Setup of yarrow:
## aoc_day2
module aoc_day2 (
    input         clock,
    input         reset,
    input  [63:0] data_value,
    input         data_valid,
    output        data_ready,
    output        result_valid,
    output [63:0] result_value
);
clock: 1.14 ns
lec_check: 0
abc_area: 1
cap_margin: 20
core_aspect_ratio: 0.69
core_margin: 2
core_utilization: 71
cts_cluster_size: 10
place_density: 0.39
setup_slack_margin: -0.06
slew_margin: 20
run.sh (not shown) runs the stock make flow with config.mk's settings and CLKGATE_MAP_FILE=.
Tool error DPL-0038 stopped yarrow during 4_1_cts; no final results.
Changes in fjord relative to yarrow:
Settings: removing CORE_ASPECT_RATIO (formerly 0.69); removing SETUP_SLACK_MARGIN (formerly -0.06); removing PLACE_DENSITY (formerly 0.39); removing CTS_CLUSTER_SIZE (formerly 10); removing ABC_AREA (formerly 1); changing CORE_UTILIZATION from 71 to 66; setting CTS_CLUSTER_DIAMETER to 62 for the first time; changing the clock period (ns, I/O delays scaled along) from 1.14 to 4.07.
Results
Synthesized area, fjord and yarrow, lower one = fjord.
Going from yarrow to fjord, the area fraction in and, or, nand and nor cells was found to have gone down by 10 points.
Between yarrow and fjord, the flow reports number of standard-cell rows in the floorplan increasing by more than 10%.
fjord against yarrow: post-synthesis cell type count climbed 40, detailed placement HPWL dropped 46 mm.
yarrow has a lower post-synthesis adder-cell area fraction than fjord.
Summary of fjord and yarrow: one run falls short of a clean finish, namely yarrow.
Stage in which a tool error killed yarrow: 4_1_cts.
Compared with yarrow, in fjord yosys synthesis chip area decreased by about 12% relative to the old numbers; number of flip-flops and latches in the synthesized netlist closely matched the old numbers; async set or reset register ratio after synthesis closely matched the old numbers; synthesized cell count decreased by 1253 relative to the old numbers.
The inputs of amber differ from those of fjord as listed below.
Settings: removing CTS_CLUSTER_DIAMETER (formerly 62); setting MAX_ROUTING_LAYER to met4 for the first time; changing the clock period (ns, I/O delays scaled along) from 4.07 to 3.18.
==> comparison <==
- Compared with fjord, met1 wire length in amber increased by a few percent.
- From fjord to amber the numbers moved as follows: post-detailed-route DRC marker count now sits at about the same level; fraction of area in clock buffers and inverters fell by 0.98 points; proportion of cell area occupied by multi-input gates dropped 1.1 points.
diff inputs: amber => raven
Settings: MAX_ROUTING_LAYER no longer set, was met4; CORE_UTILIZATION now 63, was 66; the clock period (ns, I/O delays scaled along) now 5.62, was 3.18.
--- outcome ---
- raven finished every stage and its layout cleared the timing, DRC and antenna checks.
- Compared with amber, raven instantiates a smaller number of cells.
- amber → raven: areal power density over the cells decreased by about 45% relative to the old numbers, worst reg-to-reg setup slack increased by 1.52 ns relative to the old numbers.
[inputs] xenon vs raven
Settings: CORE_UTILIZATION now 72, was 63; ABC_AREA now 1, previously not set; CORE_ASPECT_RATIO now 1.4, previously not set; CTS_CLUSTER_SIZE now 10, previously not set; the clock period (ns, I/O delays scaled along) now 1.14, was 5.62.
==> results <==
- Compared with raven, xenon shows post-synthesis cell count from yosys higher by 1253.
- xenon falls short of raven in synthesized area.
- NOTE: number of distinct library cells after synthesis in xenon falls short of that of raven
- Re share of synthesized area occupied by flip-flops and latches: raven and xenon aren't equal, and the lower value belongs to xenon.
- xenon: DPL-0038 in 4_1_cts -> run aborted
- The run showing the smaller initial core utilization is raven.
- In xenon the mux contribution to synthesized area turned out 3.2 points lower than in raven.
- Area of placed instances, xenon vs raven: up by more than a quarter
- Summary — synthesized instance count, xenon relative to raven: higher, by 41%.
- xenon vs. raven: compound-cell area share of the yosys netlist moved down; yosys stat chip area +3300 um^2.

========
Starting RTL as in the previous note.
clock: 5.83 ns
lec_check: 0
abc_area: 1
cap_margin: 30
cell_pad_in_sites_detail_placement: 1
core_margin: 2
core_utilization: 62
cts_cluster_diameter: 179
max_routing_layer: met4
place_density_lb_addon: 0.26
setup_slack_margin: 0.02
slew_margin: 20
tns_end_percent: 75
The baseline died in 3_5_place_dp, error DPL-0033.
Edit:
Settings changed: ABC_AREA 1 to unset, CAP_MARGIN 30 to 20, CELL_PAD_IN_SITES_DETAIL_PLACEMENT 1 to unset, CORE_UTILIZATION 62 to 40, CTS_CLUSTER_DIAMETER 179 to unset, MAX_ROUTING_LAYER met4 to unset, PLACE_DENSITY_LB_ADDON 0.26 to unset, SETUP_SLACK_MARGIN 0.02 to unset, TNS_END_PERCENT 75 to unset.
Clock period 5.83 ns to 3.93 ns, I/O delays scaled along.
=>
- This time the run finished clean
- die area grows by 35%
- synthesized area shrinks by 12%
- synthesized cell count shrinks by 29%
Edit:
Settings changed: CORE_UTILIZATION 40 to 64.
Clock period 3.93 ns to 5.62 ns, I/O delays scaled along.
Maximum frequency went down by about a fifth.
Sequential share of layout area went up by 0.71 points.
Via count grows slightly.
Synthesized area is unchanged.
Final area shrinks by a few percent.
Die size is lower by well over a third.
Power came out lower by a quarter to a third.
Final cell count shrinks by a little under a tenth.
Routed wire length went down by a little under a tenth.
Critical path depth does not change.
Edit:
Settings changed: CORE_UTILIZATION 64 to 10.
The new run produced a clean layout.
Cell count goes up by well over a third.
Total power goes up slightly.
Critical path depth goes down by 2.
Non-clock buffer count goes up by 5.
Sequential cell count does not change.
First-iteration DRC count goes down by about a fifth.

========
## try-onyx
aoc_day2 again, from the RTL that the note above started with.
## aoc_day2
module aoc_day2 (
    input         clock,
    input         reset,
    input  [63:0] data_value,
    input         data_valid,
    output        data_ready,
    output        result_valid,
    output [63:0] result_value
);
Settings: LEC_CHECK=0, CAP_MARGIN=20, CORE_MARGIN=2, CORE_UTILIZATION=72, CTS_CLUSTER_DIAMETER=381, CTS_CLUSTER_SIZE=30, MAX_ROUTING_LAYER=met4, MIN_ROUTING_LAYER=met1, PLACE_DENSITY=0.66, SETUP_SLACK_MARGIN=0.4, SLEW_MARGIN=30, TNS_END_PERCENT=95; clock period 3.06 ns.
Tool error GRT-0232 stopped try-onyx during 5_1_grt; no final results.
Inputs modified between try-onyx and try-nickel:
--- a/flow/config.mk
+++ b/flow/config.mk
@@ -10,9 +10,4 @@
 export CORE_UTILIZATION = 72
-export CTS_CLUSTER_DIAMETER = 381
-export CTS_CLUSTER_SIZE = 30
-export MAX_ROUTING_LAYER = met4
-export MIN_ROUTING_LAYER = met1
+export CTS_CLUSTER_DIAMETER = 62
 export PLACE_DENSITY = 0.66
-export SETUP_SLACK_MARGIN = 0.4
-export SLEW_MARGIN = 30
-export TNS_END_PERCENT = 95
+export SLEW_MARGIN = 20
==> flow/constraint.sdc <==
create_clock -name core_clock -period 4.78 [get_ports {clock}]
set_input_delay 0.9560 -clock core_clock [delete_from_list [all_inputs] [get_ports {clock}]]
set_output_delay 0.9560 -clock core_clock [all_outputs]
set_load 0.01 [all_outputs]
### Flow results
try-nickel: all stages complete, timing, DRC and antenna checks passed
Across both runs, half-perimeter wire length after detailed placement was lower for try-nickel than for try-onyx.
Compared with try-onyx, try-nickel shows cell area after placement lower by 5.1%.
Relative to try-onyx, last weighted congestion value of the routability-driven placer has decreased by about 3.3% in try-nickel.
Compared to try-onyx, try-nickel has clock buffer count from CTS 28 higher.
The following lists how try-indigo was set up differently from try-nickel:
--- a/flow/config.mk
+++ b/flow/config.mk
@@ -7,7 +7,6 @@
 export LEC_CHECK = 0
+export ABC_AREA = 1
 export CAP_MARGIN = 20
 export CORE_MARGIN = 2
-export CORE_UTILIZATION = 72
-export CTS_CLUSTER_DIAMETER = 62
-export PLACE_DENSITY = 0.66
+export CORE_UTILIZATION = 65
 export SLEW_MARGIN = 20
==> flow/constraint.sdc <==
create_clock -name core_clock -period 1.14 [get_ports {clock}]
set_input_delay 0.2280 -clock core_clock [delete_from_list [all_inputs] [get_ports {clock}]]
set_output_delay 0.2280 -clock core_clock [all_outputs]
set_load 0.01 [all_outputs]
[summary]
[compare] base=try-nickel new=try-indigo: total standard cell area after synthesis now sits higher; number of nets at floorplan now sits higher.
Every run in try-nickel and try-indigo closed cleanly, with the single exception of try-indigo.
try-indigo did not finish: a tool error stopped it during 5_1_grt.
Comparing try-nickel and try-indigo, the higher mean instance size in the synthesized netlist was measured on try-nickel.
Delta(area fraction in compound gates after synthesis, try-indigo - try-nickel) < 0
Between try-nickel and try-indigo, post-cts resize count is lower for try-nickel, try-indigo comes in above that.
Higher overall die area was reported by try-indigo, not try-nickel.
In terms of number of clock sinks, try-nickel and try-indigo differ only marginally.
[inputs] try-cedar vs try-indigo
--- a/flow/config.mk
+++ b/flow/config.mk
@@ -7,6 +7,6 @@
 export LEC_CHECK = 0
-export ABC_AREA = 1
 export CAP_MARGIN = 20
 export CORE_MARGIN = 2
-export CORE_UTILIZATION = 65
+export CORE_UTILIZATION = 67
+export CTS_CLUSTER_SIZE = 20
 export SLEW_MARGIN = 20
==> flow/constraint.sdc <==
create_clock -name core_clock -period 3.35 [get_ports {clock}]
set_input_delay 0.6700 -clock core_clock [delete_from_list [all_inputs] [get_ports {clock}]]
set_output_delay 0.6700 -clock core_clock [all_outputs]
set_load 0.01 [all_outputs]
Findings:
Worst setup slack after placement came out higher on try-cedar than on try-indigo.
Number of sinks on the clock net came out exactly the same in try-indigo and try-cedar.
Compare try-indigo and try-cedar | overall chip area lower: try-cedar
Both conditions hold for try-cedar: the flow ran to the end and the final layout passed the timing, DRC and antenna checks.
Post-synthesis simple-gate area fraction: try-cedar vs try-indigo down 10 points
--- input diff try-cedar..try-pepper ---
--- a/flow/config.mk
+++ b/flow/config.mk
@@ -7,6 +7,8 @@
 export LEC_CHECK = 0
-export CAP_MARGIN = 20
+export CAP_MARGIN = 40
 export CORE_MARGIN = 2
-export CORE_UTILIZATION = 67
+export CORE_UTILIZATION = 72
+export CTS_CLUSTER_DIAMETER = 62
 export CTS_CLUSTER_SIZE = 20
+export PLACE_DENSITY = 0.66
 export SLEW_MARGIN = 20
==> flow/constraint.sdc <==
create_clock -name core_clock -period 4.48 [get_ports {clock}]
set_input_delay 0.8960 -clock core_clock [delete_from_list [all_inputs] [get_ports {clock}]]
set_output_delay 0.8960 -clock core_clock [all_outputs]
set_load 0.01 [all_outputs]
[summary]
try-pepper vs. try-cedar: clock latency at the later pin of the worst-skew pair dropped 0.05 ns, clock power share now smaller. try-pepper vs try-cedar — via count normalized by instance count rose about 1.9%.
The following lists how try-maple was set up differently from try-pepper:
--- a/flow/config.mk
+++ b/flow/config.mk
@@ -7,8 +7,5 @@
 export LEC_CHECK = 0
-export CAP_MARGIN = 40
+export CAP_MARGIN = 20
 export CORE_MARGIN = 2
-export CORE_UTILIZATION = 72
-export CTS_CLUSTER_DIAMETER = 62
-export CTS_CLUSTER_SIZE = 20
-export PLACE_DENSITY = 0.66
+export CORE_UTILIZATION = 40
 export SLEW_MARGIN = 20
==> flow/constraint.sdc <==
create_clock -name core_clock -period 5.0 [get_ports {clock}]
set_input_delay 1.0000 -clock core_clock [delete_from_list [all_inputs] [get_ports {clock}]]
set_output_delay 1.0000 -clock core_clock [all_outputs]
set_load 0.01 [all_outputs]
## What came out
Diff try-pepper -> try-maple: synthesis-to-layout area growth climbed 3.2 points, reported clock group power climbed about 14%. Relative to try-pepper, number of clock-tree buffers in the layout increased by 16 in try-maple.

========
aoc_day2 again, from the RTL that the note above started with.
clock: 2.19 ns
lec_check: 0
abc_area: 1
cap_margin: 20
core_margin: 2
core_utilization: 72
cts_cluster_diameter: 400
cts_cluster_size: 97
place_density: 0.41
setup_slack_margin: 0.22
slew_margin: 20
tns_end_percent: 5
The baseline aborted during 5_1_grt, error GRT-0232.
Rerun with:
- ABC_AREA: 1 -> not set
- CORE_UTILIZATION: 72 -> 68
- CTS_CLUSTER_DIAMETER: 400 -> not set
- CTS_CLUSTER_SIZE: 97 -> 41
- PLACE_DENSITY: 0.41 -> not set
- SETUP_SLACK_MARGIN: 0.22 -> not set
- TNS_END_PERCENT: 5 -> not set
- clock period: 2.19 -> 3.22 ns (I/O delays scaled with it)
After rerunning: This time the run completed with no timing, DRC or antenna violations; die area goes down by a few percent; synthesized area drops by roughly a tenth; synthesized cell count goes down by a quarter to a third.

========
aoc_day2 again, from the RTL that the note above started with.
Settings: LEC_CHECK=0, ABC_AREA=1, CAP_MARGIN=20, CORE_MARGIN=2, CORE_UTILIZATION=72, CTS_CLUSTER_DIAMETER=400, CTS_CLUSTER_SIZE=95, PLACE_DENSITY=0.4, SLEW_MARGIN=20, TNS_END_PERCENT=10; clock period 2.17 ns.
The baseline failed in global routing.
Rerun with:
- ABC_AREA: 1 -> 0
- CAP_MARGIN: 20 -> 15
After rerunning: The changed run stopped in global routing with GRT-0183; synthesized area decreases by 12%; synthesized cell count decreases by 29%; die size decreases by 12%.
Rerun with:
- ABC_AREA: 0 -> default
- CAP_MARGIN: 15 -> 20
- CORE_UTILIZATION: 72 -> 32
- CTS_CLUSTER_DIAMETER: 400 -> default
- CTS_CLUSTER_SIZE: 95 -> default
- PLACE_DENSITY: 0.4 -> default
- TNS_END_PERCENT: 10 -> default
- clock period: 2.17 -> 3.93 ns (I/O delays scaled with it)
Result:
- With this change the flow finished with timing, DRC and antenna clean
- die area rises by 120%
- area after synthesis is unchanged
- synthesized cell count does not change
Rerun with:
- ABC_AREA: default -> 1
- CORE_UTILIZATION: 32 -> 40
- CTS_CLUSTER_DIAMETER: default -> 66
- PLACE_DENSITY_LB_ADDON: default -> 0.09
- clock period: 3.93 -> 5.0 ns (I/O delays scaled with it)
What happened: Hold slack improved by 0.011 ns; core utilization rose by 8.4 points; sequential cell count does not change.
Rerun with:
- CELL_PAD_IN_SITES_GLOBAL_PLACEMENT: default -> 1
- CTS_CLUSTER_DIAMETER: 66 -> default
- CTS_CLUSTER_SIZE: default -> 85
Setup slack is better by 0.095 ns; sequential share of layout area came out higher by 0.16 points; cell count is about the same.

========
## willow
aoc_day2 again, from the RTL that the note above started with.
Settings: LEC_CHECK=0, CAP_MARGIN=5, CORE_MARGIN=2, CORE_UTILIZATION=66, CTS_CLUSTER_DIAMETER=41, MAX_ROUTING_LAYER=met4, SLEW_MARGIN=20; clock period 2.63 ns.
willow: GRT-0232 in global routing (5_1_grt) -> run aborted
## Diff of input files: garnet against willow
- CORE_UTILIZATION now 72, was 66
- CAP_MARGIN now 20, was 5
- CTS_CLUSTER_DIAMETER no longer set, was 41
- SETUP_SLACK_MARGIN now 0.88, previously not set
- PLACE_DENSITY now 0.89, previously not set
- the clock period (ns, I/O delays scaled along) now 3.18, was 2.63
==> results <==
Re CTS H-tree depth: no difference whatsoever between willow and garnet.
garnet: it failed during global routing (5_1_grt), and the tool reported GRT-0232.
| area after detailed placement | higher: willow |
Comparing willow against garnet, there is no change at all in average size of a mapped cell.
Against willow, die area in garnet fell by a little under 10%.
Diff garnet..willow | post-synthesis chip area from yosys | unchanged
Between willow and garnet, the flow reports post-cts repair resize count increasing by more than half.
The lower final weighted congestion of routability-driven global placement came out of garnet.
willow -> garnet: buffer depth of the longest clock path delta 0, exact match
Count of state elements after synthesis: willow vs garnet identical
Number of placed instances with taps included (higher): willow
Input changes introduced in violet (baseline for comparison: garnet):
- CTS_CLUSTER_SIZE now 41, previously not set
- MAX_ROUTING_LAYER no longer set, was met4
- PLACE_DENSITY now 0.65, was 0.89
- SETUP_SLACK_MARGIN now 0.43, was 0.88
- the clock period (ns, I/O delays scaled along) now 3.22, was 3.18
[summary]
Flow for violet halted at global routing (5_1_grt), error code ODB-0269. Flow for garnet halted at global routing (5_1_grt), error code GRT-0232. Compared with garnet, in violet placer congestion estimate dropped 1.4%, synthesized cell count was more or less identical. Diff violet..garnet | area after synthesis | negligible.
Setup changes, violet to quartz
- changing SETUP_SLACK_MARGIN from 0.43 to 0.32
- changing PLACE_DENSITY from 0.65 to 0.92
[summary]
- quartz did not finish: a tool error stopped it during global routing (5_1_grt).
- Compared with violet, in quartz floorplan die area closely matched the old numbers, number of distinct library cell variants in the gate-level netlist after synthesis about even.
- Synthesized cell count: violet vs quartz identical
- ~same placeable core region in violet and quartz
- On arithmetic-cell share of the synthesized area counting full adders, half adders and majority gates, violet and quartz are basically level.
- Delta (quartz minus violet): count of hold buffers inserted by post-cts repair saw little to no change; worst setup timing slack at the placement stage shrank by 0.074 ns; post-DP HPWL went up by about 1.8%; chip area in the Yosys report flat.
The following lists how juniper was set up differently from quartz:
- removing PLACE_DENSITY (formerly 0.92)
- changing SETUP_SLACK_MARGIN from 0.32 to 0.8
- changing CORE_UTILIZATION from 72 to 68
- setting CTS_CLUSTER_DIAMETER to 355 for the first time
## What came out
juniper terminated abnormally: global routing (5_1_grt) reported GRT-0232. quartz is listed as incomplete: the tool reported an error in global routing (5_1_grt) and the run ended there. Synthesized chip area reported by yosys across juniper and quartz: no real change. Going from quartz to juniper, number of placement rows +about 3%, die size increased by about 6% relative to the old numbers, standard cell area after detailed placement now sits at about the same level, vertical extent of the die rose 2.8%, count of H-tree levels built during CTS -1. Comparing quartz with juniper, the sequential-to-total area share from yosys stat came out essentially unchanged.
No activity file was given, so power comes from the tool's default toggle rates.
